[design.v]
`timescale 1ns / 1ps
module thresholding(
    input wire clk, reset, enable,
    input wire signed [11 : 0] sig,
    output reg signed [11 : 0] y,
    output reg done,
    output reg [11 : 0] id
    );
parameter N = 2048, W = 13, threshold = 84, MEAN = 958;
localparam IDLE = 1'b0,
           WAIT = 2'b1,
           WORKING = 1'b1;
reg signed [11 : 0] d [0 : W - 1];  
reg signed [11 : 0] th;
reg signed [16 : 0] sum;
reg signed [11 : 0] curr_avg;
wire signed [11 : 0] din_curr_avg;
wire signed [16 : 0] din_sum;
reg state;
wire signed [11 : 0] mean;
wire signed [11 : 0] sig_diff;
assign din_curr_avg = din_sum/W;
assign mean = MEAN;
assign sig_diff = sig - mean;
assign din_sum = (sum + sig_diff - d[W - 1]);
integer i, j;
always @ (posedge clk)
begin
    if(reset) begin
        for(i = 0; i < W; i = i + 1) begin
            d[i] <= 12'b0;
        end
        sum <= 17'b0;
        curr_avg <= 12'b0;
        th <= threshold;
        state <= IDLE;
        done <= 1'b0;
        id <= 12'b0;
    end
    else begin
        case(state)
        IDLE: begin
            if(enable == 1'b1) begin
                state <= WORKING;
                id <= 12'b111111111111;
            end
            done <= 1'b0;
        end
        WORKING: begin
            sum <= din_sum;
            curr_avg <= din_curr_avg;
            for(j = 1; j < W; j = j + 1) begin
                d[j] <= d[j - 1];
            end
            d[0] <= sig_diff;
            if(sig_diff >= th + curr_avg) begin
                y <= sig_diff;
            end
            else begin
                y <= 12'b0;
            end
            done <= 1'b1;
            id = id + 1;
            if(id == 2047)
                state <= IDLE;
        end
        endcase
    end
end
endmodule
[config.mk]
export PLATFORM = sky130hd
export DESIGN_NAME = thresholding
export DESIGN_NICKNAME = thresholding
export VERILOG_FILES = /design/flow/design.v
export SDC_FILE = /design/flow/constraint.sdc
export NUM_CORES = 4
export LEC_CHECK = 0
export ABC_AREA = 0
export CAP_MARGIN = 20
export CELL_PAD_IN_SITES_DETAIL_PLACEMENT = 2
export CELL_PAD_IN_SITES_GLOBAL_PLACEMENT = 1
export CORE_MARGIN = 6
export CORE_UTILIZATION = 59
export CTS_CLUSTER_SIZE = 78
export GPL_ROUTABILITY_DRIVEN = 0
export GPL_TIMING_DRIVEN = 1
export HOLD_SLACK_MARGIN = 0.08
export SLEW_MARGIN = 15
export TNS_END_PERCENT = 85
[constraint.sdc]
create_clock -name core_clock -period 22.5 [get_ports {clk}]
set_input_delay 4.5000 -clock core_clock [delete_from_list [all_inputs] [get_ports {clk}]]
set_output_delay 4.5000 -clock core_clock [all_outputs]
set_load 0.01 [all_outputs]
[run.sh]
#!/bin/bash
# the make line also repeats each setting of config.mk as NAME=value (left out here)
make -C /OpenROAD-flow-scripts/flow DESIGN_CONFIG=/design/flow/config.mk WORK_HOME=/design/flow/orfs CLKGATE_MAP_FILE= finish
==> flow_summary.yaml, run 1 <==
# implementation run metrics
status:
  status: "did not finish"
  lastStage: "3_5_place_dp"
  error: "[ERROR DPL-0033] detailed placement checks failed during check placement."
yosys:
  top_cells_by_area: "dfxtp_1 30%, mux2i_1 14%, nor2_1 7.2%, ha_1 3.7%, edfxtp_1 2.7%"
  netlist.area_leader.share: 0.299
  synth_area_um2: 13300
  yosysWarnings: 2
  ys_cells: 1533
  top_cells_by_count: "256 x nor2_1, 199 x dfxtp_1, 180 x mux2i_1"
  yosysSeqAreaShare: 0.326
  aoi_share: 0.195
  ys_chip_area_um2: 13300
  synth_top_cell_by_count: "nor2_1"
  synthMuxAreaShare: 0.140
  synthXorXnorAreaFrac: 0.0498
  yosysTopAreaCell: "dfxtp_1"
  ff_type: "dfxtp_1"
  synthesis.instances: 1533
  logic_family: "AND-OR/OR-AND gates"
  fp_nets: 1603
  ys_sh_simple: 0.177
  avgSynthCellArea_um2: 8.69
  adder_share: 0.0629
  async_flop_share: 0
  synth.distinct_cells: 109
  edf_count: 12
  ys_ff: 211
floorplan:
  die_h_um: 162
  dieWidth_um: 162
  core_area_um2: 22000
  dieArea_um2: 26300
  num_rows: 54
  io_pins: 40
  initial_utilization: 0.607
placement:
  port-buffer-count: 39
==> metrics by stage <==
| step | hold slack, ns |
|---|---|
| after floorplan | 0.456 |
| after global placement | 0.472 |
==> run 2, diff against run 1 <==
- ABC_AREA: 0 -> 1
- CELL_PAD_IN_SITES_DETAIL_PLACEMENT: 2 -> default
- CELL_PAD_IN_SITES_GLOBAL_PLACEMENT: 1 -> default
- CORE_MARGIN: 6 -> 2
- CORE_UTILIZATION: 59 -> 70
- CTS_CLUSTER_SIZE: 78 -> 75
- GPL_ROUTABILITY_DRIVEN: 0 -> default
- GPL_TIMING_DRIVEN: 1 -> default
- HOLD_SLACK_MARGIN: 0.08 -> default
- SETUP_SLACK_MARGIN: default -> 2.63
- SLEW_MARGIN: 15 -> 20
- TNS_END_PERCENT: 85 -> default
- clock period: 22.5 -> 15.9 ns (I/O delays scaled with it)
==> flow_summary.yaml, run 2 <==
# yosys + openroad results
yosys:
  ys_chip_area_um2: 12200
  logic_family: "simple AND/OR/NAND/NOR gates"
  top_cells_by_area: "dfxtp_1 33%, nor2_1 11%, nand2_1 8.5%, inv_1 7.3%, o21ai_0 7.3%"
  adder_share: 0.0665
  synth_top_cell_by_count: "nor2_1"
  yosysTopAreaCell: "dfxtp_1"
  synthXorXnorAreaFrac: 0.0324
  netlist.area_leader.share: 0.328
  synth_area_um2: 12200
  ys_sh_simple: 0.311
  ys_cells: 1779
  yosysSeqAreaShare: 0.357
  ys_ff: 211
  yosysWarnings: 2
  synthesis.instances: 1779
  fp_nets: 1849
  synth.distinct_cells: 51
  synthMuxAreaShare: 0
  async_flop_share: 0
  aoi_share: 0.132
  edf_count: 12
  avgSynthCellArea_um2: 6.83
  ff_type: "dfxtp_1"
  top_cells_by_count: "348 x nor2_1, 275 x nand2_1, 238 x inv_1"
setup_path:
  rr_endpoint: "curr_avg[4]"
  slowest_delay_ns: 0.55
  cp_common_cell: "nand2_4"
  cpMaxStageDelayCell: "fa_1"
  r2r_setup_slack_ns: 4.83
  cp-end-kind: "flip-flop"
  cp.arrival_ns: 14.37
  path_buffers: 13
  start_kind: "input pin"
  crit_end: "curr_avg[4]"
  cp.depth: 84
  startpoint: "sig[9]"
  crit_type: "input pin to flip-flop"
  cp_max_fo: 9
  reg2reg_depth: 74
  crit_required_ns: 16.26
  reg2reg_from: "sum[1]"
  path_delay_family: "simple AND/OR/NAND/NOR gates"
route:
  routedWlPerCell_um: 16.7
  drtPass1Iterations: 6
  drt-total-wl_mm: 34.6
  insertedDiodeCount: 0
  vias: 12081
  via_per_inst: 5.82
  drc_errors: 0
  ant_nets: 0
  drt-initial-drc-count: 1006
grt:
  gr-total-overflow: 0
  grt_use_total: 0.311
  grt_max_degree: 118
  antenna_found_initial: 0
  grt_pass1_wl_mm: 47.4
  first_global_vias: 10199
cts:
  cts-root-buf: "clkbuf_16"
  ctsHoldBuffers: 0
  htree_num_levels: 1
  worstSkewPairLatency_ns: 0.51
  cts_buffers: 22
  tritoncts: "done"
  clock-sinks: 211
  clk_path_buf_depth: 3
  clk_pin_slew_ns: 0.08
worst_hold_path:
  hold_class: "flip-flop to flip-flop"
  min_to: "d[8][11]"
  hold_start: "d[7][11]"
  whs_path_depth: 2
floorplan:
  dieArea_um2: 18400
  dieWidth_um: 136
  num_rows: 48
  core_area_um2: 17100
  io_pins: 40
  initial_utilization: 0.710
  die_h_um: 136
final_timing:
  fin_skew_ns: 0.0151
  timing.final.ws_setup_ns: 1.89
  maxSlewHeadroom: 0.238
  setup_viol: 0
  slew_violations: 0
  min_period_over_period: 0.881
  rsz0062_at_grt: "no"
  fmax_mhz: 71.4
  worst_slew_pin_slew_ns: 1.14
  report.final.hold_viol_count: 0
  tns_ns: 0
  min_period_ns: 14.01
placement:
  dp_cells: 1980
  routabilityCongestion: 0.931
  port-buffer-count: 39
  hpwl_mm: 18.8
  pre_cts_slack_ns: 1.07
status:
  status: "timing/DRC/antenna clean"
finish:
  nets: 1908
  fin_util: 0.868
  fin_cells: 2076
  n_fill_cell: 979
  area_growth_pct: 22.2
flow_run:
  warning_count: 37
  maxCapViolCount: 0
==> run 2: timing repair <==
action,in CTS,in global routing
buffers inserted,20,38
setup endpoints to repair,12,12
pin swaps,43,88
gates resized,79,206
gates cloned,1,0
==> run 2: through the flow <==
stage / cell area (um^2) / hold slack [ns]
3_3_place_gp: 12600 / 0.454
2_1_floorplan: 12200 / 0.445
5_1_grt: 14900 / 0.495
4_1_cts: 13800 / 0.478
3_5_place_dp: 12600 / 0.465
6_report: 14900 / 0.472
==> run 2: routing by layer <==
layer	GRT usage	up-vias	share of wire
met4	0.123	0	0.065
met2	0.528	567	0.47
met1	0.403	5567	0.40
met5	0	-	0
met3	0.0415	201	0.071
li1	-	5746	-
==> run 2: layout make-up <==
cell class	instances	area (um^2)	share of cell area
timing repair inverter	1	6.26	0.000421
clock buffer	29	649	0.0437
timing repair buffer	101	866	0.0583
multi-input combinational	1243	7660	0.516
inverter	258	995	0.0669
tap	225	282	0.0189
clock inverter	8	50.0	0.00337
sequential	211	4350	0.293
==> run 3, diff against run 2 <==
- CAP_MARGIN: 20 -> 0
- CORE_UTILIZATION: 70 -> 72
- CTS_CLUSTER_DIAMETER: default -> 308
- CTS_CLUSTER_SIZE: 75 -> 60
- MAX_ROUTING_LAYER: default -> met4
- MIN_ROUTING_LAYER: default -> met1
- PLACE_DENSITY_LB_ADDON: default -> 0.2
- SETUP_SLACK_MARGIN: 2.63 -> -0.34
- SLEW_MARGIN: 20 -> 35
- clock period: 15.9 -> 10.6 ns (I/O delays scaled with it)
==> flow_summary.yaml, run 3 <==
# implementation run metrics
yosys:
  synth.distinct_cells: 51
  top_cells_by_count: "348 x nor2_1, 275 x nand2_1, 238 x inv_1"
  ys_chip_area_um2: 12200
  yosysTopAreaCell: "dfxtp_1"
  ff_type: "dfxtp_1"
  ys_cells: 1779
  synth_area_um2: 12200
  async_flop_share: 0
  synthMuxAreaShare: 0
  synthXorXnorAreaFrac: 0.0324
  edf_count: 12
  aoi_share: 0.132
  synth_top_cell_by_count: "nor2_1"
  top_cells_by_area: "dfxtp_1 33%, nor2_1 11%, nand2_1 8.5%, inv_1 7.3%, o21ai_0 7.3%"
  netlist.area_leader.share: 0.328
  ys_ff: 211
  fp_nets: 1849
  yosysSeqAreaShare: 0.357
  ys_sh_simple: 0.311
  synthesis.instances: 1779
  avgSynthCellArea_um2: 6.83
  adder_share: 0.0665
  logic_family: "simple AND/OR/NAND/NOR gates"
  yosysWarnings: 2
status:
  error: "[ERROR DPL-0038] Utilization greater than 100%, impossible to legalize"
  status: "did not finish"
  lastStage: "5_1_grt"
floorplan:
  num_rows: 47
  core_area_um2: 16500
  dieArea_um2: 17900
  initial_utilization: 0.736
  dieWidth_um: 134
  die_h_um: 134
  io_pins: 40
cts:
  cts-root-buf: "clkbuf_16"
  ctsHoldBuffers: 0
  cts_buffers: 7
  htree_num_levels: 1
  clk_path_buf_depth: 3
  clock-sinks: 211
placement:
  routabilityCongestion: 0.975
  dpl_cell_area_um2: 14000
  port-buffer-count: 39
  hpwl_mm: 22.0
run 3: repair_timing:
| item | 4_1_cts |
|---|---|
| resized | 156 |
| setup endpoints to repair | 12 |
| buffers inserted | 78 |
| pin swaps | 76 |
| gates cloned | 0 |
run 3: through the flow:
stage          worst slack [ns]  instances  setup TNS (ns)  hold slack [ns]
2_1_floorplan            -0.481       1779           -2.45            0.445
3_3_place_gp              -1.45       2129          -14.82            0.455
4_1_cts                  -0.534       2214           -4.44            0.451
3_5_place_dp              -2.10       2130          -22.85            0.465
==> run 4, diff against run 3 <==
- ABC_AREA: 1 -> default
- CAP_MARGIN: 0 -> 20
- CORE_UTILIZATION: 72 -> 15
- CTS_CLUSTER_DIAMETER: 308 -> default
- CTS_CLUSTER_SIZE: 60 -> default
- MAX_ROUTING_LAYER: met4 -> default
- MIN_ROUTING_LAYER: met1 -> default
- PLACE_DENSITY_LB_ADDON: 0.2 -> default
- SETUP_SLACK_MARGIN: -0.34 -> default
- SLEW_MARGIN: 35 -> 20
- clock period: 10.6 -> 19.5 ns (I/O delays scaled with it)
==> flow_summary.yaml, run 4 <==
# yosys + openroad results
floorplan:
  die_h_um: 302
  dieArea_um2: 91200
  core_area_um2: 88200
  dieWidth_um: 302
  io_pins: 40
  num_rows: 109
  initial_utilization: 0.151
yosys:
  async_flop_share: 0
  avgSynthCellArea_um2: 8.69
  yosysSeqAreaShare: 0.326
  netlist.area_leader.share: 0.299
  yosysWarnings: 2
  synthXorXnorAreaFrac: 0.0498
  yosysTopAreaCell: "dfxtp_1"
  top_cells_by_area: "dfxtp_1 30%, mux2i_1 14%, nor2_1 7.2%, ha_1 3.7%, edfxtp_1 2.7%"
  synth.distinct_cells: 109
  ys_ff: 211
  edf_count: 12
  ys_sh_simple: 0.177
  aoi_share: 0.195
  synthMuxAreaShare: 0.140
  synth_area_um2: 13300
  logic_family: "AND-OR/OR-AND gates"
  ff_type: "dfxtp_1"
  fp_nets: 1603
  ys_chip_area_um2: 13300
  synth_top_cell_by_count: "nor2_1"
  ys_cells: 1533
  adder_share: 0.0629
  synthesis.instances: 1533
  top_cells_by_count: "256 x nor2_1, 199 x dfxtp_1, 180 x mux2i_1"
setup_path:
  cp_common_cell: "ha_1"
  crit_end: "curr_avg[6]"
  reg2reg_from: "sum[1]"
  path_delay_family: "AND-OR/OR-AND gates"
  cpMaxStageDelayCell: "xor2_1"
  slowest_delay_ns: 0.81
  cp.depth: 50
  startpoint: "sig[1]"
  cp-end-kind: "flip-flop"
  crit_required_ns: 19.86
  rr_endpoint: "curr_avg[6]"
  reg2reg_depth: 46
  r2r_setup_slack_ns: 6.53
  cp.arrival_ns: 18.09
  start_kind: "input pin"
  cp_max_fo: 20
  crit_type: "input pin to flip-flop"
  path_buffers: 5
cts:
  ctsHoldBuffers: 0
  postCtsSetupBuffers: 0
  cts-root-buf: "clkbuf_16"
  worstSkewPairLatency_ns: 0.51
  clk_path_buf_depth: 3
  cts_buffers: 23
  clock-sinks: 211
  htree_num_levels: 1
  tritoncts: "done"
  clk_pin_slew_ns: 0.06
  ctsResizeCount: 0
grt:
  gr-total-overflow: 0
  grt_pass1_wl_mm: 53.1
  first_global_vias: 10154
  grt_use_total: 0.0680
  grt_max_degree: 162
  antenna_found_initial: 0
finish:
  fin_cells: 2706
  combGateArea_um2: 8330
  area_growth_pct: 17.3
  nets: 1598
  flop_area_um2: 4350
  final_cell_area_um2: 15600
  n_fill_cell: 9828
route:
  routedWlPerCell_um: 12.0
  drtPass1Iterations: 6
  ant_nets: 0
  drt-total-wl_mm: 32.5
  drt-initial-drc-count: 916
  drc_errors: 0
  insertedDiodeCount: 0
  via_per_inst: 4.08
  vias: 11029
final_timing:
  min_period_ns: 17.73
  min_period_over_period: 0.909
  worst_slew_pin_slew_ns: 1.10
  slew_violations: 0
  maxSlewHeadroom: 0.269
  report.final.hold_viol_count: 0
  fmax_mhz: 56.4
  rsz0062_at_grt: "no"
  fin_skew_ns: 0.0245
  tns_ns: 0
  holdWs_ns: 0.486
  setup_viol: 0
placement:
  routabilityCongestion: 0.851
  dp_cells: 2668
  dpl_cell_area_um2: 15000
  port-buffer-count: 39
  hpwl_mm: 23.0
flow_run:
  maxCapViolCount: 0
  warning_count: 33
worst_hold_path:
  min_to: "d[0][8]"
  whs_path_depth: 2
  hold_start: "d[0][8]"
  hold_class: "flip-flop to flip-flop"
status:
  status: "timing/DRC/antenna clean"
==> run 4: per-layer routing <==
metal | up-vias | share of wire | track usage
met4 | 0 | 0.013 | 0.0123
met5 | - | 0 | 0
li1 | 5527 | - | -
met2 | 254 | 0.45 | 0.111
met1 | 5210 | 0.49 | 0.0967
met3 | 38 | 0.047 | 0.00819
==> run 4: area by class of cell <==
type / count / share of cell area
repair buffers: 56 / 0.0340
inverters: 75 / 0.0180
flip-flops and latches: 211 / 0.278
clock buffers: 32 / 0.0415
multi-input cells: 1161 / 0.533
clock inverters: 6 / 0.00224
well taps: 1165 / 0.0932
==> run 4: per-stage QoR <==
| stage | setup WS [ns] | util |
|---|---|---|
| 6_report | 1.77 | 0.177 |
| 5_1_grt | 0.645 | 0.177 |
| 3_3_place_gp | 1.77 | 0.169 |
| 3_5_place_dp | 1.46 | 0.169 |
| 2_1_floorplan | 4.56 | - |
| 4_1_cts | 1.95 | 0.177 |
==> run 5, diff against run 4 <==
- ABC_AREA: default -> 1
- CAP_MARGIN: 20 -> 35
- CORE_UTILIZATION: 15 -> 72
- CTS_CLUSTER_SIZE: default -> 60
- MAX_ROUTING_LAYER: default -> met4
- MIN_ROUTING_LAYER: default -> met1
- PLACE_DENSITY_LB_ADDON: default -> 0.28
- SETUP_SLACK_MARGIN: default -> -0.99
- SLEW_MARGIN: 20 -> 35
- clock period: 19.5 -> 10.6 ns (I/O delays scaled with it)
==> flow_summary.yaml, run 5 <==
# implementation run metrics
status:
  status: "did not finish"
  lastStage: "5_1_grt"
  error: "[ERROR DPL-0038] Utilization greater than 100%, impossible to legalize"
floorplan:
  io_pins: 40
  initial_utilization: 0.736
  dieArea_um2: 17900
  core_area_um2: 16500
  dieWidth_um: 134
  die_h_um: 134
  num_rows: 47
yosys:
  yosysWarnings: 2
  synth_top_cell_by_count: "nor2_1"
  synthesis.instances: 1779
  yosysSeqAreaShare: 0.357
  fp_nets: 1849
  yosysTopAreaCell: "dfxtp_1"
  async_flop_share: 0
  ys_ff: 211
  top_cells_by_count: "348 x nor2_1, 275 x nand2_1, 238 x inv_1"
  ys_cells: 1779
  ff_type: "dfxtp_1"
  adder_share: 0.0665
  synth.distinct_cells: 51
  ys_sh_simple: 0.311
  synthXorXnorAreaFrac: 0.0324
  top_cells_by_area: "dfxtp_1 33%, nor2_1 11%, nand2_1 8.5%, inv_1 7.3%, o21ai_0 7.3%"
  avgSynthCellArea_um2: 6.83
  logic_family: "simple AND/OR/NAND/NOR gates"
  synth_area_um2: 12200
  netlist.area_leader.share: 0.328
  ys_chip_area_um2: 12200
  synthMuxAreaShare: 0
  aoi_share: 0.132
  edf_count: 12
placement:
  dp_cells: 2145
  pre_cts_slack_ns: -2.57
  port-buffer-count: 39
  routabilityCongestion: 0.980
  hpwl_mm: 23.0
  dpl_cell_area_um2: 13900
cts:
  ctsHoldBuffers: 0
  clock-sinks: 211
  htree_num_levels: 1
  cts_buffers: 21
  clk_path_buf_depth: 3
  cts-root-buf: "clkbuf_16"
==> run 5: per-stage QoR <==
stage	util	hold slack, ns	TNS (ns)
after floorplan	-	0.445	-7.17
after global placement	0.840	0.456	-21.63
after detailed placement	0.840	0.463	-28.51
after CTS	0.926	0.470	-10.35
==> run 5: repair_timing <==
| item | in CTS |
|---|---|
| setup buffers | 35 |
| endpoints found under the setup margin | 12 |
| gates cloned | 0 |
| resized | 138 |
| pin swaps | 74 |
==> run 6, diff against run 5 <==
- CAP_MARGIN: 35 -> 0
- CTS_CLUSTER_DIAMETER: default -> 308
- PLACE_DENSITY_LB_ADDON: 0.28 -> 0.2
- SETUP_SLACK_MARGIN: -0.99 -> 1.9
- clock period: 10.6 -> 12.2 ns (I/O delays scaled with it)
==> flow_summary.yaml, run 6 <==
# implementation run metrics
yosys:
  ys_cells: 1779
  async_flop_share: 0
  yosysWarnings: 2
  top_cells_by_count: "348 x nor2_1, 275 x nand2_1, 238 x inv_1"
  aoi_share: 0.132
  synthMuxAreaShare: 0
  synth.distinct_cells: 51
  yosysSeqAreaShare: 0.357
  top_cells_by_area: "dfxtp_1 33%, nor2_1 11%, nand2_1 8.5%, inv_1 7.3%, o21ai_0 7.3%"
  adder_share: 0.0665
  yosysTopAreaCell: "dfxtp_1"
  ff_type: "dfxtp_1"
  avgSynthCellArea_um2: 6.83
  ys_ff: 211
  ys_sh_simple: 0.311
  logic_family: "simple AND/OR/NAND/NOR gates"
  fp_nets: 1849
  synthesis.instances: 1779
  edf_count: 12
  netlist.area_leader.share: 0.328
  synth_top_cell_by_count: "nor2_1"
  synth_area_um2: 12200
  synthXorXnorAreaFrac: 0.0324
  ys_chip_area_um2: 12200
floorplan:
  num_rows: 47
  dieArea_um2: 17900
  io_pins: 40
  dieWidth_um: 134
  die_h_um: 134
  core_area_um2: 16500
  initial_utilization: 0.736
placement:
  routabilityCongestion: 0.948
  hpwl_mm: 20.3
  port-buffer-count: 39
  dpl_cell_area_um2: 13500
  pre_cts_slack_ns: -0.633
cts:
  clk_path_buf_depth: 3
  cts_buffers: 7
  ctsHoldBuffers: 0
  clock-sinks: 211
  htree_num_levels: 1
  cts-root-buf: "clkbuf_16"
status:
  lastStage: "5_1_grt"
  status: "did not finish"
[run 6: repair_timing]
| action | CTS |
|---|---|
| setup buffers | 46 |
| pin swaps | 88 |
| resized | 175 |
| setup endpoints to repair | 12 |
[run 6: metrics by stage]
stage,hold WS [ns],utilization,instances,setup TNS [ns]
after global placement,0.453,0.815,2055,-1.50
after floorplan,0.441,-,1779,0
after detailed placement,0.463,0.817,2056,-5.58
after CTS,0.446,0.883,2110,0
==> run 7, diff against run 6 <==
- ABC_AREA: 1 -> 0
- CAP_MARGIN: 0 -> 20
- CELL_PAD_IN_SITES_GLOBAL_PLACEMENT: default -> 1
- CTS_CLUSTER_DIAMETER: 308 -> default
- CTS_CLUSTER_SIZE: 60 -> 78
- GPL_TIMING_DRIVEN: default -> 1
- MAX_ROUTING_LAYER: met4 -> default
- MIN_ROUTING_LAYER: met1 -> default
- PLACE_DENSITY_LB_ADDON: 0.2 -> default
- SETUP_SLACK_MARGIN: 1.9 -> default
- SLEW_MARGIN: 35 -> 15
- TNS_END_PERCENT: default -> 30
- clock period: 12.2 -> 10.7 ns (I/O delays scaled with it)
==> flow_summary.yaml, run 7 <==
# implementation run metrics
yosys:
  top_cells_by_area: "dfxtp_1 30%, mux2i_1 14%, nor2_1 7.2%, ha_1 3.7%, edfxtp_1 2.7%"
  synth_top_cell_by_count: "nor2_1"
  ys_chip_area_um2: 13300
  synth_area_um2: 13300
  ys_sh_simple: 0.177
  aoi_share: 0.195
  synthXorXnorAreaFrac: 0.0498
  ys_cells: 1533
  edf_count: 12
  fp_nets: 1603
  top_cells_by_count: "256 x nor2_1, 199 x dfxtp_1, 180 x mux2i_1"
  adder_share: 0.0629
  netlist.area_leader.share: 0.299
  ys_ff: 211
  avgSynthCellArea_um2: 8.69
  synthMuxAreaShare: 0.140
  ff_type: "dfxtp_1"
  yosysWarnings: 2
  synth.distinct_cells: 109
  async_flop_share: 0
  synthesis.instances: 1533
  yosysSeqAreaShare: 0.326
  logic_family: "AND-OR/OR-AND gates"
  yosysTopAreaCell: "dfxtp_1"
status:
  status: "did not finish"
  lastStage: "3_1_place_gp_skip_io"
  error: "[ERROR GPL-0301] Utilization 108.873 % exceeds 100%."
floorplan:
  dieArea_um2: 19600
  initial_utilization: 0.737
  num_rows: 49
  die_h_um: 140
  dieWidth_um: 140
  core_area_um2: 18100
==> run 8, diff against run 7 <==
- ABC_AREA: 0 -> default
- CAP_MARGIN: 20 -> 25
- CELL_PAD_IN_SITES_DETAIL_PLACEMENT: default -> 1
- CELL_PAD_IN_SITES_GLOBAL_PLACEMENT: 1 -> default
- CORE_ASPECT_RATIO: default -> 1.43
- CORE_MARGIN: 2 -> 7
- CORE_UTILIZATION: 72 -> 55
- CTS_CLUSTER_DIAMETER: default -> 293
- CTS_CLUSTER_SIZE: 78 -> 16
- GPL_ROUTABILITY_DRIVEN: default -> 0
- GPL_TIMING_DRIVEN: 1 -> 0
- HOLD_SLACK_MARGIN: default -> -0.04
- MIN_ROUTING_LAYER: default -> met2
- PLACE_DENSITY_LB_ADDON: default -> 0.26
- SETUP_SLACK_MARGIN: default -> -0.89
- SLEW_MARGIN: 15 -> 25
- TNS_END_PERCENT: 30 -> 35
- clock period: 10.7 -> 14.0 ns (I/O delays scaled with it)
==> flow_summary.yaml, run 8 <==
# implementation run metrics
yosys:
  async_flop_share: 0
  adder_share: 0.0629
  yosysTopAreaCell: "dfxtp_1"
  avgSynthCellArea_um2: 8.69
  logic_family: "AND-OR/OR-AND gates"
  ff_type: "dfxtp_1"
  synth.distinct_cells: 109
  top_cells_by_count: "256 x nor2_1, 199 x dfxtp_1, 180 x mux2i_1"
  synthMuxAreaShare: 0.140
  edf_count: 12
  fp_nets: 1603
  ys_cells: 1533
  synth_top_cell_by_count: "nor2_1"
  netlist.area_leader.share: 0.299
  ys_sh_simple: 0.177
  top_cells_by_area: "dfxtp_1 30%, mux2i_1 14%, nor2_1 7.2%, ha_1 3.7%, edfxtp_1 2.7%"
  yosysWarnings: 2
  synth_area_um2: 13300
  synthXorXnorAreaFrac: 0.0498
  synthesis.instances: 1533
  ys_ff: 211
  yosysSeqAreaShare: 0.326
  aoi_share: 0.195
  ys_chip_area_um2: 13300
cts:
  clock-sinks: 211
  cts_buffers: 17
  cts-root-buf: "clkbuf_16"
  htree_num_levels: 1
  clk_path_buf_depth: 3
  ctsHoldBuffers: 0
floorplan:
  dieArea_um2: 28900
  die_h_um: 200
  initial_utilization: 0.555
  dieWidth_um: 144
  num_rows: 68
  core_area_um2: 24000
  io_pins: 40
status:
  status: "did not finish"
  lastStage: "5_1_grt"
placement:
  port-buffer-count: 38
  hpwl_mm: 34.1
  dp_cells: 1886
  pre_cts_slack_ns: -3.39
## run 8: repair_timing
item | 4_1_cts
endpoints found under the setup margin | 12
gates resized | 95
pin swaps | 21
buffers inserted | 29
## run 8: per-stage QoR
stage | area, um^2
floorplan | 13300
global placement | 14100
detailed placement | 14100
CTS | 15200
==> run 9, diff against run 8 <==
- CAP_MARGIN: 25 -> 15
- CELL_PAD_IN_SITES_DETAIL_PLACEMENT: 1 -> default
- CELL_PAD_IN_SITES_GLOBAL_PLACEMENT: default -> 3
- CORE_ASPECT_RATIO: 1.43 -> 1.5
- CORE_MARGIN: 7 -> 2
- CORE_UTILIZATION: 55 -> 58
- CTS_CLUSTER_DIAMETER: 293 -> 342
- CTS_CLUSTER_SIZE: 16 -> default
- GPL_TIMING_DRIVEN: 0 -> default
- HOLD_SLACK_MARGIN: -0.04 -> default
- MAX_ROUTING_LAYER: default -> met4
- MIN_ROUTING_LAYER: met2 -> met1
- PLACE_DENSITY: default -> 0.64
- PLACE_DENSITY_LB_ADDON: 0.26 -> default
- SETUP_SLACK_MARGIN: -0.89 -> default
- SLEW_MARGIN: 25 -> 35
- TNS_END_PERCENT: 35 -> default
- clock period: 14.0 -> 12.9 ns (I/O delays scaled with it)
==> flow_summary.yaml, run 9 <==
# implementation run metrics
yosys:
  synth_area_um2: 13300
  yosysTopAreaCell: "dfxtp_1"
  ys_sh_simple: 0.177
  fp_nets: 1603
  synth.distinct_cells: 109
  synthMuxAreaShare: 0.140
  synthesis.instances: 1533
  top_cells_by_count: "256 x nor2_1, 199 x dfxtp_1, 180 x mux2i_1"
  yosysWarnings: 2
  async_flop_share: 0
  edf_count: 12
  aoi_share: 0.195
  avgSynthCellArea_um2: 8.69
  synth_top_cell_by_count: "nor2_1"
  ys_ff: 211
  top_cells_by_area: "dfxtp_1 30%, mux2i_1 14%, nor2_1 7.2%, ha_1 3.7%, edfxtp_1 2.7%"
  ys_chip_area_um2: 13300
  ys_cells: 1533
  ff_type: "dfxtp_1"
  logic_family: "AND-OR/OR-AND gates"
  yosysSeqAreaShare: 0.326
  adder_share: 0.0629
  netlist.area_leader.share: 0.299
  synthXorXnorAreaFrac: 0.0498
floorplan:
  dieArea_um2: 24200
  die_h_um: 190
  initial_utilization: 0.593
  core_area_um2: 22500
  dieWidth_um: 128
  num_rows: 67
status:
  error: "[ERROR GPL-0301] Utilization 125.594 % exceeds 100%."
  lastStage: "3_1_place_gp_skip_io"
  status: "did not finish"
==> run 10, diff against run 9 <==
- ABC_AREA: default -> 1
- CAP_MARGIN: 15 -> 0
- CELL_PAD_IN_SITES_GLOBAL_PLACEMENT: 3 -> default
- CORE_ASPECT_RATIO: 1.5 -> default
- CORE_UTILIZATION: 58 -> 70
- CTS_CLUSTER_DIAMETER: 342 -> default
- CTS_CLUSTER_SIZE: default -> 75
- GPL_ROUTABILITY_DRIVEN: 0 -> default
- HOLD_SLACK_MARGIN: default -> 0.29
- MAX_ROUTING_LAYER: met4 -> default
- MIN_ROUTING_LAYER: met1 -> default
- PLACE_DENSITY: 0.64 -> default
- SETUP_SLACK_MARGIN: default -> -0.72
- SLEW_MARGIN: 35 -> 20
- TNS_END_PERCENT: default -> 5
- clock period: 12.9 -> 10.5 ns (I/O delays scaled with it)
==> flow_summary.yaml, run 10 <==
# implementation run metrics
yosys:
  yosysWarnings: 2
  netlist.area_leader.share: 0.328
  async_flop_share: 0
  ys_chip_area_um2: 12200
  aoi_share: 0.132
  edf_count: 12
  adder_share: 0.0665
  synth.distinct_cells: 51
  synthXorXnorAreaFrac: 0.0324
  top_cells_by_count: "348 x nor2_1, 275 x nand2_1, 238 x inv_1"
  avgSynthCellArea_um2: 6.83
  synthMuxAreaShare: 0
  ys_sh_simple: 0.311
  yosysTopAreaCell: "dfxtp_1"
  fp_nets: 1849
  top_cells_by_area: "dfxtp_1 33%, nor2_1 11%, nand2_1 8.5%, inv_1 7.3%, o21ai_0 7.3%"
  yosysSeqAreaShare: 0.357
  ys_cells: 1779
  synth_area_um2: 12200
  logic_family: "simple AND/OR/NAND/NOR gates"
  ys_ff: 211
  synthesis.instances: 1779
  ff_type: "dfxtp_1"
  synth_top_cell_by_count: "nor2_1"
cts:
  clk_path_buf_depth: 3
  cts-root-buf: "clkbuf_16"
  htree_num_levels: 1
  cts_buffers: 22
  clock-sinks: 211
status:
  status: "did not finish"
  lastStage: "5_1_grt"
  error: "[ERROR DPL-0038] Utilization greater than 100%, impossible to legalize"
floorplan:
  dieArea_um2: 18400
  dieWidth_um: 136
  initial_utilization: 0.710
  num_rows: 48
  io_pins: 40
  die_h_um: 136
  core_area_um2: 17100
placement:
  dp_cells: 2142
  hpwl_mm: 21.0
  dpl_cell_area_um2: 13900
  routabilityCongestion: 0.954
  port-buffer-count: 39
-- run 10: repair_timing --
item	CTS
hold buffers	0
resized	192
pin swaps	104
cloned	0
buffers inserted	56
setup endpoints to repair	12
-- run 10: per-stage QoR --
stage | setup WS, ns
floorplan | -0.716
global placement | -1.74
detailed placement | -2.18
CTS | -0.718
==> run 11, diff against run 10 <==
- ABC_AREA: 1 -> default
- CAP_MARGIN: 0 -> 25
- CELL_PAD_IN_SITES_DETAIL_PLACEMENT: default -> 2
- CELL_PAD_IN_SITES_GLOBAL_PLACEMENT: default -> 3
- CORE_ASPECT_RATIO: default -> 1.5
- CORE_UTILIZATION: 70 -> 58
- CTS_CLUSTER_DIAMETER: default -> 192
- CTS_CLUSTER_SIZE: 75 -> default
- GPL_ROUTABILITY_DRIVEN: default -> 1
- GPL_TIMING_DRIVEN: default -> 1
- HOLD_SLACK_MARGIN: 0.29 -> default
- MAX_ROUTING_LAYER: default -> met5
- MIN_ROUTING_LAYER: default -> met1
- PLACE_DENSITY: default -> 0.64
- SETUP_SLACK_MARGIN: -0.72 -> 0.83
- SLEW_MARGIN: 20 -> 40
- TNS_END_PERCENT: 5 -> 30
- clock period: 10.5 -> 9.82 ns (I/O delays scaled with it)
==> flow_summary.yaml, run 11 <==
# implementation run metrics
yosys:
  yosysSeqAreaShare: 0.326
  synth.distinct_cells: 109
  top_cells_by_count: "256 x nor2_1, 199 x dfxtp_1, 180 x mux2i_1"
  avgSynthCellArea_um2: 8.69
  logic_family: "AND-OR/OR-AND gates"
  top_cells_by_area: "dfxtp_1 30%, mux2i_1 14%, nor2_1 7.2%, ha_1 3.7%, edfxtp_1 2.7%"
  adder_share: 0.0629
  edf_count: 12
  synth_area_um2: 13300
  ys_ff: 211
  ys_cells: 1533
  synthXorXnorAreaFrac: 0.0498
  synthesis.instances: 1533
  yosysTopAreaCell: "dfxtp_1"
  aoi_share: 0.195
  yosysWarnings: 2
  fp_nets: 1603
  synthMuxAreaShare: 0.140
  ys_sh_simple: 0.177
  ff_type: "dfxtp_1"
  ys_chip_area_um2: 13300
  netlist.area_leader.share: 0.299
  async_flop_share: 0
  synth_top_cell_by_count: "nor2_1"
floorplan:
  die_h_um: 190
  initial_utilization: 0.593
  core_area_um2: 22500
  dieArea_um2: 24200
  dieWidth_um: 128
  num_rows: 67
status:
  status: "did not finish"
  lastStage: "3_1_place_gp_skip_io"
  error: "[ERROR GPL-0301] Utilization 125.594 % exceeds 100%."
==> run 12, diff against run 11 <==
- ABC_AREA: default -> 1
- CAP_MARGIN: 25 -> 20
- CELL_PAD_IN_SITES_DETAIL_PLACEMENT: 2 -> default
- CELL_PAD_IN_SITES_GLOBAL_PLACEMENT: 3 -> default
- CORE_ASPECT_RATIO: 1.5 -> default
- CORE_UTILIZATION: 58 -> 66
- CTS_CLUSTER_DIAMETER: 192 -> default
- GPL_ROUTABILITY_DRIVEN: 1 -> default
- GPL_TIMING_DRIVEN: 1 -> default
- MAX_ROUTING_LAYER: met5 -> default
- MIN_ROUTING_LAYER: met1 -> default
- PLACE_DENSITY: 0.64 -> default
- SETUP_SLACK_MARGIN: 0.83 -> 2.63
- SLEW_MARGIN: 40 -> 20
- TNS_END_PERCENT: 30 -> default
- clock period: 9.82 -> 14.1 ns (I/O delays scaled with it)
==> flow_summary.yaml, run 12 <==
# yosys + openroad results
floorplan:
  num_rows: 49
  dieArea_um2: 19500
  dieWidth_um: 140
  core_area_um2: 18000
  initial_utilization: 0.675
  io_pins: 40
  die_h_um: 140
setup_path:
  path_delay_family: "simple AND/OR/NAND/NOR gates"
  cpMaxStageDelayCell: "fa_1"
  slowest_delay_ns: 0.54
  crit_end: "curr_avg[8]"
  start_kind: "input pin"
  cp_common_cell: "nand2_4"
  cp-end-kind: "flip-flop"
  reg2reg_depth: 75
  rr_endpoint: "curr_avg[8]"
  cp.arrival_ns: 14.86
  cp_max_fo: 6
  reg2reg_from: "d[12][0]"
  crit_required_ns: 14.44
  cp.depth: 83
  path_buffers: 13
  startpoint: "sig[9]"
  crit_type: "input pin to flip-flop"
  r2r_setup_slack_ns: 1.74
finish:
  fin_cells: 2140
  fin_util: 0.879
  area_growth_pct: 30.3
  final_cell_area_um2: 15800
  nets: 1965
flow_run:
  maxCapViolCount: 0
  warning_count: 37
cts:
  clock-sinks: 211
  tritoncts: "done"
  cts-root-buf: "clkbuf_16"
  htree_num_levels: 1
  worstSkewPairLatency_ns: 0.52
  ctsHoldBuffers: 0
  clk_path_buf_depth: 3
  clk_pin_slew_ns: 0.07
  cts_buffers: 23
yosys:
  synth_area_um2: 12200
  synth.distinct_cells: 51
  edf_count: 12
  synthXorXnorAreaFrac: 0.0324
  top_cells_by_area: "dfxtp_1 33%, nor2_1 11%, nand2_1 8.5%, inv_1 7.3%, o21ai_0 7.3%"
  logic_family: "simple AND/OR/NAND/NOR gates"
  yosysTopAreaCell: "dfxtp_1"
  adder_share: 0.0665
  ff_type: "dfxtp_1"
  yosysSeqAreaShare: 0.357
  netlist.area_leader.share: 0.328
  synthMuxAreaShare: 0
  yosysWarnings: 2
  ys_sh_simple: 0.311
  ys_cells: 1779
  ys_ff: 211
  ys_chip_area_um2: 12200
  fp_nets: 1849
  top_cells_by_count: "348 x nor2_1, 275 x nand2_1, 238 x inv_1"
  avgSynthCellArea_um2: 6.83
  synth_top_cell_by_count: "nor2_1"
  async_flop_share: 0
  synthesis.instances: 1779
  aoi_share: 0.132
final_timing:
  fin_skew_ns: 0.0151
  min_period_ns: 14.52
  report.final.hold_viol_count: 0
  setup_viol: 3
  min_period_over_period: 1.03
  tns_ns: -0.540
  rsz0062_at_grt: "yes"
  worst_slew_pin_slew_ns: 1.34
  maxSlewHeadroom: 0.101
  fmax_mhz: 68.9
  slew_violations: 0
  timing.final.ws_setup_ns: -0.419
grt:
  grt_use_total: 0.326
  antenna_found_initial: 6
  grt_max_degree: 101
  gr-total-overflow: 0
  grt_pass1_wl_mm: 53.7
  first_global_vias: 11534
status:
  status: "complete, but fails checks"
  so_faults: "negative setup slack"
placement:
  port-buffer-count: 39
  hpwl_mm: 20.0
  dp_cells: 1987
  dpl_cell_area_um2: 12900
  routabilityCongestion: 0.930
worst_hold_path:
  hold_start: "d[11][8]"
  hold_class: "flip-flop to flip-flop"
  whs_path_depth: 2
  min_to: "d[12][8]"
route:
  drc_errors: 0
  ant_nets: 0
  drtPass1Iterations: 9
  vias: 13481
  drt-total-wl_mm: 44.3
  via_per_inst: 6.30
  routedWlPerCell_um: 20.7
  drt-initial-drc-count: 1760
[run 12: timing repair]
action	4_1_cts	5_1_grt
gates resized	228	148
cloned	2	0
setup buffers	67	43
setup endpoints to repair	12	12
pin swaps	112	128
[run 12: through the flow]
step | hold WS, ns | setup slack (ns)
detailed placement | 0.462 | 0.167
finish | 0.479 | -0.419
CTS | 0.479 | 2.09
global placement | 0.451 | 0.446
floorplan | 0.441 | 2.35
global route | 0.496 | -1.16
[run 12: per-layer routing]
layer / share of wire / up-vias / track usage
li1: - / 5862 / -
met1: 0.34 / 6114 / 0.390
met3: 0.13 / 437 / 0.0440
met2: 0.44 / 1062 / 0.576
met4: 0.090 / 6 / 0.157
met5: 0.0020 / - / 0
[run 12: cell type report]
cell class	count	area [um^2]
fillers	934	2180
inverters	258	1020
clock inverters	9	108
well taps	229	287
repair buffers	156	1300
diodes	3	7.51
repair inverters	1	8.76
flip-flops and latches	211	4350
multi-input cells	1244	8150
clock buffers	29	629
==> run 13, diff against run 12 <==
- ABC_AREA: 1 -> default
- SETUP_SLACK_MARGIN: 2.63 -> -0.03
- clock period: 14.1 -> 12.4 ns (I/O delays scaled with it)
==> flow_summary.yaml, run 13 <==
# implementation run metrics
cts:
  clk_path_buf_depth: 3
  htree_num_levels: 1
  cts-root-buf: "clkbuf_16"
  cts_buffers: 19
  clock-sinks: 211
yosys:
  yosysSeqAreaShare: 0.326
  yosysTopAreaCell: "dfxtp_1"
  top_cells_by_area: "dfxtp_1 30%, mux2i_1 14%, nor2_1 7.2%, ha_1 3.7%, edfxtp_1 2.7%"
  avgSynthCellArea_um2: 8.69
  ys_ff: 211
  async_flop_share: 0
  aoi_share: 0.195
  synthMuxAreaShare: 0.140
  netlist.area_leader.share: 0.299
  adder_share: 0.0629
  top_cells_by_count: "256 x nor2_1, 199 x dfxtp_1, 180 x mux2i_1"
  yosysWarnings: 2
  edf_count: 12
  ys_sh_simple: 0.177
  synthesis.instances: 1533
  ys_chip_area_um2: 13300
  synth.distinct_cells: 109
  synth_top_cell_by_count: "nor2_1"
  ff_type: "dfxtp_1"
  synth_area_um2: 13300
  synthXorXnorAreaFrac: 0.0498
  ys_cells: 1533
  logic_family: "AND-OR/OR-AND gates"
  fp_nets: 1603
status:
  lastStage: "5_1_grt"
  status: "did not finish"
  error: "[ERROR GRT-0232] Routing congestion too high. Check the congestion heatmap in the GUI."
floorplan:
  initial_utilization: 0.678
  num_rows: 51
  dieWidth_um: 146
  die_h_um: 146
  dieArea_um2: 21300
  io_pins: 40
  core_area_um2: 19700
placement:
  hpwl_mm: 27.8
  routabilityCongestion: 0.935
  port-buffer-count: 39
  pre_cts_slack_ns: -1.52
grt:
  gr-total-overflow: 64
  grt_use_total: 0.687
==> run 13: repair_timing <==
action                     in CTS
hold buffers                    0
buffers inserted               41
pin swaps                      76
resized                       157
setup endpoints to repair      12
cloned                          1
==> run 13: per-layer routing <==
| layer | GRT overflow | GRT usage |
|---|---|---|
| met1 | 1 | 0.680 |
| met2 | 30 | 0.908 |
| met3 | 0 | 0.459 |
| met4 | 32 | 0.726 |
| met5 | 1 | 0.100 |
==> run 13: through the flow <==
stage,cell area [um^2],instances
after global placement,16200,2049
after detailed placement,16200,2049
after floorplan,13700,1533
after CTS,17800,2125
==> run 14, diff against run 13 <==
- CORE_UTILIZATION: 66 -> 72
- SETUP_SLACK_MARGIN: -0.03 -> 1.09
- clock period: 12.4 -> 7.56 ns (I/O delays scaled with it)
==> flow_summary.yaml, run 14 <==
# implementation run metrics
yosys:
  ys_ff: 211
  adder_share: 0.0629
  yosysTopAreaCell: "dfxtp_1"
  top_cells_by_area: "dfxtp_1 30%, mux2i_1 14%, nor2_1 7.2%, ha_1 3.7%, edfxtp_1 2.7%"
  synth.distinct_cells: 109
  synth_top_cell_by_count: "nor2_1"
  ys_cells: 1533
  avgSynthCellArea_um2: 8.69
  netlist.area_leader.share: 0.299
  ys_chip_area_um2: 13300
  aoi_share: 0.195
  fp_nets: 1603
  synthXorXnorAreaFrac: 0.0498
  synthMuxAreaShare: 0.140
  logic_family: "AND-OR/OR-AND gates"
  synthesis.instances: 1533
  ff_type: "dfxtp_1"
  synth_area_um2: 13300
  async_flop_share: 0
  yosysWarnings: 2
  edf_count: 12
  yosysSeqAreaShare: 0.326
  ys_sh_simple: 0.177
  top_cells_by_count: "256 x nor2_1, 199 x dfxtp_1, 180 x mux2i_1"
status:
  lastStage: "4_1_cts"
  error: "[ERROR DPL-0038] Utilization greater than 100%, impossible to legalize"
  status: "did not finish"
floorplan:
  initial_utilization: 0.737
  dieArea_um2: 19600
  dieWidth_um: 140
  core_area_um2: 18100
  die_h_um: 140
  io_pins: 40
  num_rows: 49
placement:
  port-buffer-count: 39
  hpwl_mm: 30.1
  routabilityCongestion: 1.03
run 14: per-stage QoR:
stage | area, um^2 | worst slack [ns] | cells | hold WS (ns)
after detailed placement | 16400 | -5.63 | 2036 | 0.483
after global placement | 16400 | -5.01 | 2036 | 0.471
after floorplan | 13700 | -4.35 | 1533 | 0.456
==> run 15, diff against run 14 <==
- CAP_MARGIN: 20 -> 35
- CORE_UTILIZATION: 72 -> 26
- CTS_CLUSTER_DIAMETER: default -> 394
- MAX_ROUTING_LAYER: default -> met5
- SETUP_SLACK_MARGIN: 1.09 -> 3.58
- clock period: 7.56 -> 20.5 ns (I/O delays scaled with it)
==> flow_summary.yaml, run 15 <==
# yosys + openroad results
grt:
  grt_pass1_wl_mm: 54.6
  grt_use_total: 0.121
  first_global_vias: 10615
  antenna_found_initial: 0
  grt_max_degree: 163
  gr-total-overflow: 0
cts:
  worstSkewPairLatency_ns: 0.52
  cts-root-buf: "clkbuf_16"
  clk_pin_slew_ns: 0.06
  clk_path_buf_depth: 3
  htree_num_levels: 1
  ctsHoldBuffers: 0
  cts_buffers: 24
  clock-sinks: 211
  tritoncts: "done"
route:
  drt-initial-drc-count: 797
  routedWlPerCell_um: 15.1
  highest_layer: "met4"
  dr_wl_met3_mm: 1.59
  drc_errors: 0
  m1WireLength_mm: 16.0
  drt-total-wl_mm: 33.9
  via_per_inst: 5.07
  ant_nets: 0
  drtPass1Iterations: 6
  vias: 11402
  dr_wl_met2_mm: 15.8
  insertedDiodeCount: 0
final_timing:
  worst_slew_pin_slew_ns: 1.10
  fin_skew_ns: 0.0104
  slew_violations: 0
  min_period_over_period: 0.800
  min_period_ns: 16.41
  tns_ns: 0
  fmax_mhz: 60.9
  setup_viol: 0
  report.final.hold_viol_count: 0
  rsz0062_at_grt: "no"
  maxSlewHeadroom: 0.266
yosys:
  yosysSeqAreaShare: 0.326
  yosysWarnings: 2
  synth_area_um2: 13300
  ys_cells: 1533
  synth.distinct_cells: 109
  yosysTopAreaCell: "dfxtp_1"
  synthMuxAreaShare: 0.140
  logic_family: "AND-OR/OR-AND gates"
  adder_share: 0.0629
  ff_type: "dfxtp_1"
  ys_chip_area_um2: 13300
  netlist.area_leader.share: 0.299
  async_flop_share: 0
  edf_count: 12
  ys_sh_simple: 0.177
  avgSynthCellArea_um2: 8.69
  synthXorXnorAreaFrac: 0.0498
  top_cells_by_count: "256 x nor2_1, 199 x dfxtp_1, 180 x mux2i_1"
  synth_top_cell_by_count: "nor2_1"
  top_cells_by_area: "dfxtp_1 30%, mux2i_1 14%, nor2_1 7.2%, ha_1 3.7%, edfxtp_1 2.7%"
  aoi_share: 0.195
  synthesis.instances: 1533
  fp_nets: 1603
  ys_ff: 211
worst_hold_path:
  min_to: "d[0][1]"
  hold_start: "d[0][1]"
  whs_path_depth: 2
  hold_class: "flip-flop to flip-flop"
setup_path:
  cpMaxStageDelayCell: "clkdlybuf4s50_1"
  slowest_delay_ns: 0.56
  cp.depth: 51
  r2r_setup_slack_ns: 8.40
  reg2reg_from: "sum[1]"
  cp_common_cell: "inv_1"
  crit_end: "curr_avg[8]"
  path_delay_family: "AND-OR/OR-AND gates"
  crit_required_ns: 20.88
  start_kind: "input pin"
  rr_endpoint: "curr_avg[8]"
  reg2reg_depth: 50
  cp_max_fo: 23
  cp-end-kind: "flip-flop"
  startpoint: "sig[2]"
  cp.arrival_ns: 16.78
  crit_type: "input pin to flip-flop"
  path_buffers: 8
floorplan:
  dieArea_um2: 53100
  num_rows: 82
  initial_utilization: 0.265
  core_area_um2: 50400
  io_pins: 40
  dieWidth_um: 230
  die_h_um: 230
placement:
  dp_cells: 2170
  port-buffer-count: 39
  routabilityCongestion: 0.854
  hpwl_mm: 23.4
flow_run:
  warning_count: 33
  maxCapViolCount: 0
status:
  status: "timing/DRC/antenna clean"
finish:
  area_growth_pct: 18.7
  fin_util: 0.314
  nets: 1633
  fin_cells: 2250
==> run 15: metal layers <==
layer,track usage,vias to the layer above
li1,-,5612
met3,0.0168,47
met1,0.169,5475
met5,0,-
met4,0.0242,0
met2,0.197,268
==> run 15: final cells by class <==
type / count / area (um^2)
Tap cell: 672 / 841
Clock inverter: 7 / 55.1
Multi-Input combinational cell: 1162 / 8790
Fill cell: 5172 / 34600
Timing Repair Buffer: 89 / 818
Clock buffer: 34 / 688
Sequential cell: 211 / 4350
Inverter: 75 / 282
==> run 15: through the flow <==
| step | setup slack [ns] | hold WS, ns | area [um^2] |
|---|---|---|---|
| 6_report | 4.09 | 0.485 | 15800 |
| 4_1_cts | 3.60 | 0.483 | 15200 |
| 3_5_place_dp | 2.01 | 0.475 | 14300 |
| 5_1_grt | 3.41 | 0.505 | 15800 |
| 2_1_floorplan | 5.36 | 0.456 | 13300 |
| 3_3_place_gp | 2.52 | 0.467 | 14300 |
==> run 15: timing repair <==
item	in CTS	in global routing
pin swaps	4	16
cloned	0	1
gates resized	16	70
hold endpoints to repair	0	0
setup endpoints to repair	12	12
setup buffers	5	31
==> run 16, diff against run 15 <==
- CORE_ASPECT_RATIO: default -> 1.11
- CORE_UTILIZATION: 26 -> 72
- CTS_CLUSTER_DIAMETER: 394 -> 389
- CTS_CLUSTER_SIZE: default -> 34
- HOLD_SLACK_MARGIN: default -> 0.27
- MIN_ROUTING_LAYER: default -> met1
- PLACE_DENSITY_LB_ADDON: default -> 0.0
- SETUP_SLACK_MARGIN: 3.58 -> -0.82
- SLEW_MARGIN: 20 -> 35
- clock period: 20.5 -> 12.4 ns (I/O delays scaled with it)
==> flow_summary.yaml, run 16 <==
# implementation run metrics
placement:
  hpwl_mm: 27.9
  port-buffer-count: 39
  dp_cells: 2025
  routabilityCongestion: 1.01
  dpl_cell_area_um2: 16000
yosys:
  ys_chip_area_um2: 13300
  ff_type: "dfxtp_1"
  fp_nets: 1603
  avgSynthCellArea_um2: 8.69
  synth.distinct_cells: 109
  yosysSeqAreaShare: 0.326
  synth_top_cell_by_count: "nor2_1"
  synthMuxAreaShare: 0.140
  aoi_share: 0.195
  synth_area_um2: 13300
  ys_ff: 211
  netlist.area_leader.share: 0.299
  top_cells_by_count: "256 x nor2_1, 199 x dfxtp_1, 180 x mux2i_1"
  top_cells_by_area: "dfxtp_1 30%, mux2i_1 14%, nor2_1 7.2%, ha_1 3.7%, edfxtp_1 2.7%"
  ys_cells: 1533
  async_flop_share: 0
  yosysWarnings: 2
  ys_sh_simple: 0.177
  adder_share: 0.0629
  synthesis.instances: 1533
  synthXorXnorAreaFrac: 0.0498
  edf_count: 12
  logic_family: "AND-OR/OR-AND gates"
  yosysTopAreaCell: "dfxtp_1"
status:
  lastStage: "5_1_grt"
  error: "[ERROR GRT-0232] Routing congestion too high. Check the congestion heatmap in the GUI."
  status: "did not finish"
floorplan:
  die_h_um: 147
  dieWidth_um: 133
  initial_utilization: 0.732
  io_pins: 40
  dieArea_um2: 19600
  num_rows: 52
  core_area_um2: 18200
grt:
  gr-total-overflow: 2144
  grt_use_total: 1.03
cts:
  clock-sinks: 211
  cts-root-buf: "clkbuf_16"
  htree_num_levels: 1
  ctsHoldBuffers: 0
  clk_path_buf_depth: 3
  cts_buffers: 10
run 16: what timing repair did:
item | 4_1_cts
setup endpoints to repair | 12
buffers inserted | 31
pin swaps | 29
gates resized | 85
run 16: metrics by stage:
stage	TNS [ns]	worst slack [ns]
3_5_place_dp	-21.19	-2.01
4_1_cts	-6.14	-0.752
2_1_floorplan	-6.01	-0.808
3_3_place_gp	-14.36	-1.41
run 16: layer usage:
metal / GRT overflow / global-route usage
met2: 1624 / 1.41
met4: 489 / 1.18
met3: 18 / 0.734
met1: 13 / 0.890
met5: 0 / 0.351
==> run 17, diff against run 16 <==
- ABC_AREA: default -> 1
- CAP_MARGIN: 35 -> 20
- CORE_ASPECT_RATIO: 1.11 -> 0.5
- CORE_UTILIZATION: 72 -> 69
- CTS_CLUSTER_DIAMETER: 389 -> 219
- CTS_CLUSTER_SIZE: 34 -> 97
- HOLD_SLACK_MARGIN: 0.27 -> default
- MAX_ROUTING_LAYER: met5 -> default
- MIN_ROUTING_LAYER: met1 -> default
- PLACE_DENSITY: default -> 0.36
- PLACE_DENSITY_LB_ADDON: 0.0 -> default
- SETUP_SLACK_MARGIN: -0.82 -> -0.46
- SLEW_MARGIN: 35 -> 20
- TNS_END_PERCENT: default -> 10
- clock period: 12.4 -> 8.7 ns (I/O delays scaled with it)
==> flow_summary.yaml, run 17 <==
# implementation run metrics
yosys:
  synthMuxAreaShare: 0
  async_flop_share: 0
  aoi_share: 0.132
  top_cells_by_count: "348 x nor2_1, 275 x nand2_1, 238 x inv_1"
  ff_type: "dfxtp_1"
  top_cells_by_area: "dfxtp_1 33%, nor2_1 11%, nand2_1 8.5%, inv_1 7.3%, o21ai_0 7.3%"
  ys_cells: 1779
  fp_nets: 1849
  edf_count: 12
  netlist.area_leader.share: 0.328
  adder_share: 0.0665
  ys_chip_area_um2: 12200
  synth_area_um2: 12200
  avgSynthCellArea_um2: 6.83
  yosysTopAreaCell: "dfxtp_1"
  ys_ff: 211
  synth_top_cell_by_count: "nor2_1"
  synthXorXnorAreaFrac: 0.0324
  logic_family: "simple AND/OR/NAND/NOR gates"
  ys_sh_simple: 0.311
  synth.distinct_cells: 51
  yosysWarnings: 2
  synthesis.instances: 1779
  yosysSeqAreaShare: 0.357
floorplan:
  die_h_um: 97.9
  dieArea_um2: 18800
  io_pins: 40
  dieWidth_um: 192
  core_area_um2: 17300
  initial_utilization: 0.702
  num_rows: 34
status:
  status: "did not finish"
  lastStage: "5_1_grt"
placement:
  dpl_cell_area_um2: 14000
  hpwl_mm: 21.2
  pre_cts_slack_ns: -3.61
  port-buffer-count: 39
  dp_cells: 2159
  routabilityCongestion: 0.919
cts:
  clock-sinks: 211
  htree_num_levels: 1
  cts_buffers: 6
  clk_path_buf_depth: 3
  cts-root-buf: "clkbuf_16"
run 17: what timing repair did:
action | 4_1_cts
hold buffers | 0
pin swaps | 114
cloned | 0
resized | 197
setup endpoints to repair | 12
buffers inserted | 41
run 17: stage by stage:
stage / TNS [ns] / utilization
detailed placement: -40.72 / 0.808
CTS: -21.57 / 0.874
floorplan: -21.99 / -
global placement: -33.57 / 0.808
==> run 18, diff against run 17 <==
- CORE_ASPECT_RATIO: 0.5 -> default
- CORE_UTILIZATION: 69 -> 65
- CTS_CLUSTER_DIAMETER: 219 -> default
- CTS_CLUSTER_SIZE: 97 -> default
- PLACE_DENSITY: 0.36 -> default
- SETUP_SLACK_MARGIN: -0.46 -> default
- TNS_END_PERCENT: 10 -> default
- clock period: 8.7 -> 15.0 ns (I/O delays scaled with it)
==> flow_summary.yaml, run 18 <==
# yosys + openroad results
placement:
  port-buffer-count: 39
  hpwl_mm: 19.5
  routabilityCongestion: 0.924
  dp_cells: 1991
yosys:
  ys_ff: 211
  yosysSeqAreaShare: 0.357
  aoi_share: 0.132
  yosysWarnings: 2
  synth.distinct_cells: 51
  synthXorXnorAreaFrac: 0.0324
  edf_count: 12
  ff_type: "dfxtp_1"
  ys_cells: 1779
  async_flop_share: 0
  top_cells_by_count: "348 x nor2_1, 275 x nand2_1, 238 x inv_1"
  ys_chip_area_um2: 12200
  netlist.area_leader.share: 0.328
  synthMuxAreaShare: 0
  avgSynthCellArea_um2: 6.83
  synthesis.instances: 1779
  logic_family: "simple AND/OR/NAND/NOR gates"
  ys_sh_simple: 0.311
  top_cells_by_area: "dfxtp_1 33%, nor2_1 11%, nand2_1 8.5%, inv_1 7.3%, o21ai_0 7.3%"
  adder_share: 0.0665
  fp_nets: 1849
  synth_area_um2: 12200
  synth_top_cell_by_count: "nor2_1"
  yosysTopAreaCell: "dfxtp_1"
route:
  ant_nets: 0
  drc_errors: 0
  insertedDiodeCount: 0
  drtPass1Iterations: 5
  routedWlPerCell_um: 13.7
  drt-total-wl_mm: 27.8
  vias: 10834
  via_per_inst: 5.33
  drt-initial-drc-count: 705
setup_path:
  path_delay_family: "simple AND/OR/NAND/NOR gates"
  cp-end-kind: "flip-flop"
  crit_required_ns: 15.39
  cp_max_fo: 9
  r2r_setup_slack_ns: 4.43
  rr_endpoint: "curr_avg[10]"
  crit_type: "input pin to flip-flop"
  cpMaxStageDelayCell: "fa_1"
  cp.arrival_ns: 14.37
  reg2reg_depth: 83
  cp_common_cell: "nand2_2"
  crit_end: "curr_avg[10]"
  path_buffers: 9
  reg2reg_from: "sum[1]"
  startpoint: "sig[3]"
  start_kind: "input pin"
  slowest_delay_ns: 0.51
  cp.depth: 90
finish:
  fin_cells: 2034
  area_growth_pct: 10.5
  nets: 1854
final_timing:
  fin_skew_ns: 0.0314
  min_period_over_period: 0.932
  maxSlewHeadroom: 0.290
  holdWs_ns: 0.475
  fmax_mhz: 71.5
  tns_ns: 0
  slew_violations: 0
  rsz0062_at_grt: "no"
  setup_viol: 0
  worst_slew_pin_slew_ns: 1.07
  min_period_ns: 13.98
  report.final.hold_viol_count: 0
cts:
  clk_pin_slew_ns: 0.06
  tritoncts: "done"
  ctsHoldBuffers: 0
  htree_num_levels: 1
  clock-sinks: 211
  cts-root-buf: "clkbuf_16"
  cts_buffers: 22
  clk_path_buf_depth: 3
  worstSkewPairLatency_ns: 0.52
floorplan:
  dieWidth_um: 141
  io_pins: 40
  initial_utilization: 0.657
  die_h_um: 141
  dieArea_um2: 19800
  num_rows: 50
  core_area_um2: 18500
flow_run:
  maxCapViolCount: 0
  warning_count: 37
worst_hold_path:
  whs_path_depth: 2
  min_to: "d[10][3]"
  hold_start: "d[9][3]"
  hold_class: "flip-flop to flip-flop"
grt:
  gr-total-overflow: 0
  antenna_found_initial: 0
  grt_use_total: 0.276
  first_global_vias: 9963
  grt_max_degree: 133
  grt_pass1_wl_mm: 46.1
status:
  status: "timing/DRC/antenna clean"
-- run 18: layout make-up --
| class | instances | area (um^2) |
|---|---|---|
| Inverter | 258 | 983 |
| Clock buffer | 30 | 601 |
| Tap cell | 234 | 293 |
| Multi-Input combinational cell | 1243 | 6630 |
| Sequential cell | 211 | 4350 |
| Timing Repair Buffer | 48 | 464 |
| Clock inverter | 10 | 116 |
| Fill cell | 1553 | 5080 |
-- run 18: per-stage QoR --
| stage | instance area, um^2 | setup WS [ns] | util |
|---|---|---|---|
| after floorplan | 12200 | 2.61 | - |
| after global placement | 12600 | 0.581 | 0.682 |
| after detailed placement | 12600 | 0.188 | 0.682 |
| after CTS | 13400 | 0.677 | 0.721 |
| after global routing | 13400 | 0.0135 | 0.726 |
| final | 13400 | 1.02 | 0.726 |
-- run 18: layer usage --
metal | vias to the layer above | GRT usage | share of wire
li1 | 5636 | - | -
met1 | 4950 | 0.358 | 0.44
met2 | 206 | 0.481 | 0.48
met3 | 42 | 0.0370 | 0.043
met4 | 0 | 0.0879 | 0.028
met5 | - | 0 | 0
-- run 18: timing repair --
| item | 4_1_cts | 5_1_grt |
|---|---|---|
| resized | 0 | 16 |
| buffers inserted | 0 | 2 |
| endpoints found under the setup margin | 0 | 9 |
